## delta
Design ConvEngine, start of the top module:
module ConvEngine (
    input         clk,
    input         rst,
    input  [31:0] DMAport,        
    input         acc_enable,     
    input         acc_clear,      
    output [31:0] result          
);
make LEC_CHECK=0 ABC_AREA=1 CAP_MARGIN=35 CELL_PAD_IN_SITES_DETAIL_PLACEMENT=2 CELL_PAD_IN_SITES_GLOBAL_PLACEMENT=1 CORE_MARGIN=5 CORE_UTILIZATION=72 CTS_CLUSTER_DIAMETER=204 GPL_ROUTABILITY_DRIVEN=0 GPL_TIMING_DRIVEN=1 MIN_ROUTING_LAYER=met2 PLACE_DENSITY_LB_ADDON=0.26 SETUP_SLACK_MARGIN=2.63 SLEW_MARGIN=20 TNS_END_PERCENT=75 finish   # period 10.0 ns
run.sh (not shown) runs the stock make flow with config.mk's settings and CLKGATE_MAP_FILE=.
As the logs show, delta stopped at detailed placement after a tool error, so it never reached the end of the flow.
Input-level comparison between maple and delta:
Settings: clearing CELL_PAD_IN_SITES_GLOBAL_PLACEMENT, which used to be 1; clearing CTS_CLUSTER_DIAMETER, which used to be 204; clearing TNS_END_PERCENT, which used to be 75; clearing ABC_AREA, which used to be 1; clearing MIN_ROUTING_LAYER, which used to be met2; clearing CELL_PAD_IN_SITES_DETAIL_PLACEMENT, which used to be 2; clearing GPL_ROUTABILITY_DRIVEN, which used to be 0; swapping 1 for 0 in GPL_TIMING_DRIVEN; swapping 5 for 2 in CORE_MARGIN; swapping 35 for 20 in CAP_MARGIN; clearing SETUP_SLACK_MARGIN, which used to be 2.63.
Results
maple | stages: all done | timing, DRC, antenna: all pass. maple against delta: core region area lower, number of standard-cell rows in the floorplan went down about 1.2%, sequential area share after synthesis up 0.30 points.
--- input diff maple..tundra ---
Settings: setting CTS_CLUSTER_DIAMETER to 367 for the first time; removing PLACE_DENSITY_LB_ADDON (formerly 0.26); setting CTS_CLUSTER_SIZE to 100 for the first time; setting PLACE_DENSITY to 0.81 for the first time; setting TNS_END_PERCENT to 25 for the first time; changing CORE_UTILIZATION from 72 to 16; setting ABC_AREA to 0 for the first time; removing GPL_TIMING_DRIVEN (formerly 0); changing CAP_MARGIN from 20 to 25.
- tundra was carried through to the last stage, and its layout satisfied the timing, design-rule and antenna checks.
- Final core area utilization in tundra is 59 points below maple.
- Side by side, non-clock buffer count turned out lower in tundra than in maple.
#### Input delta (lagoon over tundra)
Settings: a change of CAP_MARGIN from 25 to 20; a deleted CTS_CLUSTER_DIAMETER that had been 367; a deleted TNS_END_PERCENT that had been 25; a deleted PLACE_DENSITY that had been 0.81; a deleted ABC_AREA that had been 0; a change of CORE_UTILIZATION from 16 to 40; a deleted CTS_CLUSTER_SIZE that had been 100.
### Flow results
In lagoon, number of global-route vias before repair is lower than in tundra.
From tundra to lagoon the numbers moved as follows: number of nets in the layout now sits at about the same level, via count has decreased, global-route wire length before repair moved down, chip area in the Yosys report held steady.
Flop share of the area for lagoon is higher than for tundra.
Summary of lagoon over tundra: post-layout period usage of the worst path went down; path length in cells of the critical path went down; routed wire length went down.

========
Starting RTL as in the previous note.
export LEC_CHECK = 0
export CAP_MARGIN = 20
export CELL_PAD_IN_SITES_DETAIL_PLACEMENT = 0
export CORE_MARGIN = 2
export CORE_UTILIZATION = 71
export CTS_CLUSTER_SIZE = 56
export GPL_ROUTABILITY_DRIVEN = 1
export GPL_TIMING_DRIVEN = 1
export MAX_ROUTING_LAYER = met4
export PLACE_DENSITY = 0.6
export SETUP_SLACK_MARGIN = 0.18
export SLEW_MARGIN = 40
create_clock -name core_clock -period 8.44 [get_ports {clk}]
The starting point finished but fails on negative setup slack.
Then changed:
--- a/flow/config.mk
+++ b/flow/config.mk
@@ -8,11 +8,11 @@
 export CAP_MARGIN = 20
 export CELL_PAD_IN_SITES_DETAIL_PLACEMENT = 0
-export CORE_MARGIN = 2
-export CORE_UTILIZATION = 71
+export CORE_MARGIN = 5
+export CORE_UTILIZATION = 25
 export CTS_CLUSTER_SIZE = 56
-export GPL_ROUTABILITY_DRIVEN = 1
-export GPL_TIMING_DRIVEN = 1
+export GPL_ROUTABILITY_DRIVEN = 0
+export GPL_TIMING_DRIVEN = 0
 export MAX_ROUTING_LAYER = met4
-export PLACE_DENSITY = 0.6
+export PLACE_DENSITY = 0.78
 export SETUP_SLACK_MARGIN = 0.18
 export SLEW_MARGIN = 40
==> flow/constraint.sdc (replaced) <==
create_clock -name core_clock -period 9.4 [get_ports {clk}]
set_input_delay 1.8800 -clock core_clock [delete_from_list [all_inputs] [get_ports {clk}]]
set_output_delay 1.8800 -clock core_clock [all_outputs]
set_load 0.01 [all_outputs]
This time the run finished with timing, DRC and antenna clean. Setup slack gets better by 0.73 ns. Routed wire length fell by about 3.6%. Maximum frequency goes down by about 2.6%.
Then changed:
==> flow/config.mk (replaced) <==
export PLATFORM = sky130hd
export DESIGN_NAME = ConvEngine
export DESIGN_NICKNAME = ConvEngine
export VERILOG_FILES = /design/flow/design.v
export SDC_FILE = /design/flow/constraint.sdc
export NUM_CORES = 4
export LEC_CHECK = 0
export ABC_AREA = 1
export CAP_MARGIN = 20
export CELL_PAD_IN_SITES_DETAIL_PLACEMENT = 0
export CORE_MARGIN = 5
export CORE_UTILIZATION = 22
export CTS_CLUSTER_DIAMETER = 259
export CTS_CLUSTER_SIZE = 100
export GPL_ROUTABILITY_DRIVEN = 0
export GPL_TIMING_DRIVEN = 1
export MAX_ROUTING_LAYER = met4
export PLACE_DENSITY = 0.78
export SETUP_SLACK_MARGIN = -0.91
export SLEW_MARGIN = 20
export TNS_END_PERCENT = 100
Result: Final cell count increases by 16%. Register-to-register slack gets better by 0.17 ns. Worst hold slack gets worse by 0.052 ns. Via count increases by 12%. Final area increases by 0.49%.
Then changed:
==> flow/config.mk (replaced) <==
export PLATFORM = sky130hd
export DESIGN_NAME = ConvEngine
export DESIGN_NICKNAME = ConvEngine
export VERILOG_FILES = /design/flow/design.v
export SDC_FILE = /design/flow/constraint.sdc
export NUM_CORES = 4
export LEC_CHECK = 0
export CAP_MARGIN = 20
export CELL_PAD_IN_SITES_DETAIL_PLACEMENT = 0
export CORE_ASPECT_RATIO = 1.61
export CORE_MARGIN = 5
export CORE_UTILIZATION = 21
export CTS_CLUSTER_SIZE = 11
export GPL_ROUTABILITY_DRIVEN = 1
export GPL_TIMING_DRIVEN = 1
export MAX_ROUTING_LAYER = met4
export PLACE_DENSITY = 0.78
export SETUP_SLACK_MARGIN = 0.42
export SLEW_MARGIN = 20
==> flow/constraint.sdc (replaced) <==
create_clock -name core_clock -period 7.01 [get_ports {clk}]
set_input_delay 1.4020 -clock core_clock [delete_from_list [all_inputs] [get_ports {clk}]]
set_output_delay 1.4020 -clock core_clock [all_outputs]
set_load 0.01 [all_outputs]
Result: With this change the flow reached the layout checks and failed them: negative setup slack; non-clock buffer count climbs by 432; sequential share of layout area drops by 0.90 points; design area climbs by 10%; final cell count drops by 3.0%; wire length climbs by 6.4%; count of clock-buffer cells in the layout drops by 1; clock skew climbs by 0.0049 ns; critical path depth climbs by 2; core utilization climbs by 1.8 points; synthesized area drops by 2.5%.
Then changed:
==> flow/config.mk (replaced) <==
export PLATFORM = sky130hd
export DESIGN_NAME = ConvEngine
export DESIGN_NICKNAME = ConvEngine
export VERILOG_FILES = /design/flow/design.v
export SDC_FILE = /design/flow/constraint.sdc
export NUM_CORES = 4
export LEC_CHECK = 0
export CAP_MARGIN = 20
export CELL_PAD_IN_SITES_DETAIL_PLACEMENT = 0
export CORE_MARGIN = 5
export CORE_UTILIZATION = 22
export CTS_CLUSTER_DIAMETER = 259
export CTS_CLUSTER_SIZE = 56
export GPL_ROUTABILITY_DRIVEN = 0
export GPL_TIMING_DRIVEN = 1
export MAX_ROUTING_LAYER = met4
export PLACE_DENSITY = 0.78
export SLEW_MARGIN = 10
export TNS_END_PERCENT = 15
==> flow/constraint.sdc (replaced) <==
create_clock -name core_clock -period 9.4 [get_ports {clk}]
set_input_delay 1.8800 -clock core_clock [delete_from_list [all_inputs] [get_ports {clk}]]
set_output_delay 1.8800 -clock core_clock [all_outputs]
set_load 0.01 [all_outputs]
=> Now the flow passed the timing, design-rule and antenna checks; die area falls by 4.6%; non-clock buffer count falls by 410.
